Design MIPS, start of the top module:
module MIPS(input clk, rst,
	output [31:0] imem_addr, input [31:0] imem_data,
	output [31:0] dmem_addr, output [31:0] dmem_wdata, output dmem_we, input [31:0] dmem_rdata);
Size: roughly 4900 cells after synthesis, about 1100 flip-flops, ~62000 um2 of cells after synthesis.
Settings: LEC_CHECK=0, ABC_AREA=0, CAP_MARGIN=20, CORE_MARGIN=2, CORE_UTILIZATION=72, CTS_CLUSTER_DIAMETER=244, CTS_CLUSTER_SIZE=98, PLACE_DENSITY=0.39, SLEW_MARGIN=20; clock period 6.25 ns.
run.sh (not shown) runs the stock make flow with config.mk's settings and CLKGATE_MAP_FILE=.
The first run died in global routing with GRT-0116.
==> next run, changes <==
==> flow/config.mk (replaced) <==
export PLATFORM = sky130hd
export DESIGN_NAME = MIPS
export DESIGN_NICKNAME = MIPS
export VERILOG_FILES = /design/flow/design.v
export SDC_FILE = /design/flow/constraint.sdc
export NUM_CORES = 4
export LEC_CHECK = 0
export CAP_MARGIN = 20
export CORE_MARGIN = 2
export CORE_UTILIZATION = 58
export SLEW_MARGIN = 20
==> flow/constraint.sdc (replaced) <==
create_clock -name core_clock -period 5.75 [get_ports {clk}]
set_input_delay 1.1500 -clock core_clock [delete_from_list [all_inputs] [get_ports {clk}]]
set_output_delay 1.1500 -clock core_clock [all_outputs]
set_load 0.01 [all_outputs]
What happened: The new run finished but failed the layout checks on setup timing; synthesized area does not change; synthesized cell count does not change; die size rose by a quarter to a third.
==> next run, changes <==
--- a/flow/config.mk
+++ b/flow/config.mk
@@ -8,4 +8,9 @@
 export CAP_MARGIN = 20
+export CORE_ASPECT_RATIO = 0.62
 export CORE_MARGIN = 2
-export CORE_UTILIZATION = 58
+export CORE_UTILIZATION = 40
+export CTS_CLUSTER_SIZE = 15
+export HOLD_SLACK_MARGIN = 0.14
+export MAX_ROUTING_LAYER = met4
+export SETUP_SLACK_MARGIN = 3.08
 export SLEW_MARGIN = 20
==> flow/constraint.sdc (replaced) <==
create_clock -name core_clock -period 10.5 [get_ports {clk}]
set_input_delay 2.1000 -clock core_clock [delete_from_list [all_inputs] [get_ports {clk}]]
set_output_delay 2.1000 -clock core_clock [all_outputs]
set_load 0.01 [all_outputs]
Effect: This time the run completed without violations; final cell count came out higher by about 0.7%; count of clock-buffer cells in the layout drops by 3; power went down by 50%; worst hold slack gets better by 0.077 ns; non-clock buffer count fell by 619; core utilization shrinks by 28 points; final area decreases by about 7%; sequential cell count is unchanged; routed wire length goes up by 3.1%; area after synthesis is unchanged.
==> next run, changes <==
==> flow/config.mk (replaced) <==
export PLATFORM = sky130hd
export DESIGN_NAME = MIPS
export DESIGN_NICKNAME = MIPS
export VERILOG_FILES = /design/flow/design.v
export SDC_FILE = /design/flow/constraint.sdc
export NUM_CORES = 4
export LEC_CHECK = 0
export ABC_AREA = 1
export CAP_MARGIN = 20
export CORE_MARGIN = 2
export CORE_UTILIZATION = 72
export CTS_CLUSTER_DIAMETER = 391
export CTS_CLUSTER_SIZE = 100
export PLACE_DENSITY = 0.4
export SLEW_MARGIN = 20
==> flow/constraint.sdc (replaced) <==
create_clock -name core_clock -period 4.25 [get_ports {clk}]
set_input_delay 0.8500 -clock core_clock [delete_from_list [all_inputs] [get_ports {clk}]]
set_output_delay 0.8500 -clock core_clock [all_outputs]
set_load 0.01 [all_outputs]
After rerunning:
- This time the run aborted during global routing
- synthesized cell count climbs by 69%
- die size drops by 40%
- synthesized area climbs by 7.4%
==> next run, changes <==
==> flow/config.mk (replaced) <==
export PLATFORM = sky130hd
export DESIGN_NAME = MIPS
export DESIGN_NICKNAME = MIPS
export VERILOG_FILES = /design/flow/design.v
export SDC_FILE = /design/flow/constraint.sdc
export NUM_CORES = 4
export LEC_CHECK = 0
export CAP_MARGIN = 20
export CORE_MARGIN = 2
export CORE_UTILIZATION = 60
export CTS_CLUSTER_SIZE = 54
export SETUP_SLACK_MARGIN = 1.65
export SLEW_MARGIN = 20
==> flow/constraint.sdc (replaced) <==
create_clock -name core_clock -period 5.75 [get_ports {clk}]
set_input_delay 1.1500 -clock core_clock [delete_from_list [all_inputs] [get_ports {clk}]]
set_output_delay 1.1500 -clock core_clock [all_outputs]
set_load 0.01 [all_outputs]
What happened:
- This time the run finished but fails on setup timing
- synthesized area goes down by 6.9%
- die size goes up by 12%
- synthesized cell count goes down by 41%

---

run A:
MIPS again, from the RTL that the note above started with.
export LEC_CHECK = 0
export ABC_AREA = 0
export CAP_MARGIN = 20
export CORE_ASPECT_RATIO = 0.5
export CORE_MARGIN = 2
export CORE_UTILIZATION = 72
export CTS_CLUSTER_DIAMETER = 391
export CTS_CLUSTER_SIZE = 100
export PLACE_DENSITY = 0.4
export SETUP_SLACK_MARGIN = 0.97
export SLEW_MARGIN = 20
create_clock -name core_clock -period 4.25 [get_ports {clk}]
Run A did not finish; a tool error ended it in clock tree synthesis (4_1_cts).
Modified inputs, run B compared to run A
- an added HOLD_SLACK_MARGIN of 0.14
- a change of CTS_CLUSTER_SIZE from 100 to 15
- a change of CORE_UTILIZATION from 72 to 40
- a deleted CTS_CLUSTER_DIAMETER that had been 391
- an added MAX_ROUTING_LAYER of met5
- a deleted SETUP_SLACK_MARGIN that had been 0.97
- a deleted PLACE_DENSITY that had been 0.4
- a deleted ABC_AREA that had been 0
- a change of the clock period (ns, I/O delays scaled along) from 4.25 to 10.5
## What came out
Looking at the logs for run B and run A, the single run that did not finish was run A. Run B vs run A — pre-CTS worst setup slack rose 3270 ps. Changes observed in run B relative to run A: area of placed instances lower, routability-driven placement congestion ratio went down 14%, post-synthesis cell type count did not really move, cell area after synthesis shows no meaningful change. From run A to run B the numbers moved as follows: placed wire-length estimate shows a reduction of about 17%; die size higher.
The following lists how run C was set up differently from run B:
- an added ABC_AREA of 1
- a change of MAX_ROUTING_LAYER from met5 to met4
- a deleted HOLD_SLACK_MARGIN that had been 0.14
- a change of CORE_ASPECT_RATIO from 0.5 to 0.62
- an added CELL_PAD_IN_SITES_GLOBAL_PLACEMENT of 1
- an added CELL_PAD_IN_SITES_DETAIL_PLACEMENT of 2
- an added GPL_TIMING_DRIVEN of 0
- an added SETUP_SLACK_MARGIN of 3.08
- an added PLACE_DENSITY_LB_ADDON of 0.08
--- outcome ---
Summary — chip width, run C relative to run B: lower, by about 7%. Half-perimeter wire length after placement (run C / run B): 2.9. Run C ends up with a number of buffers inserted by post-CTS setup repair that is 119 higher than in run B. Compared with run B, run C shows tally of buffers added on design ports that has gone down by a few percent. Run C did not run to completion, as it errored out during global routing (5_1_grt). Area share of xor/xnor cells in the synthesized design for run C is lower than for run B. Pre-CTS worst setup slack ended up 2060 ps lower on run C than on run B. Delta (run C minus run B): instance count after placement with tap cells included now sits higher; area after synthesis saw an increase. | placed cell area | higher: run C |. Comparing run B and run C, the lower floorplan-stage core utilization is on run B. The area of the chip in run C was higher than what run B gave.
Power is estimated from default activity; no workload was simulated.
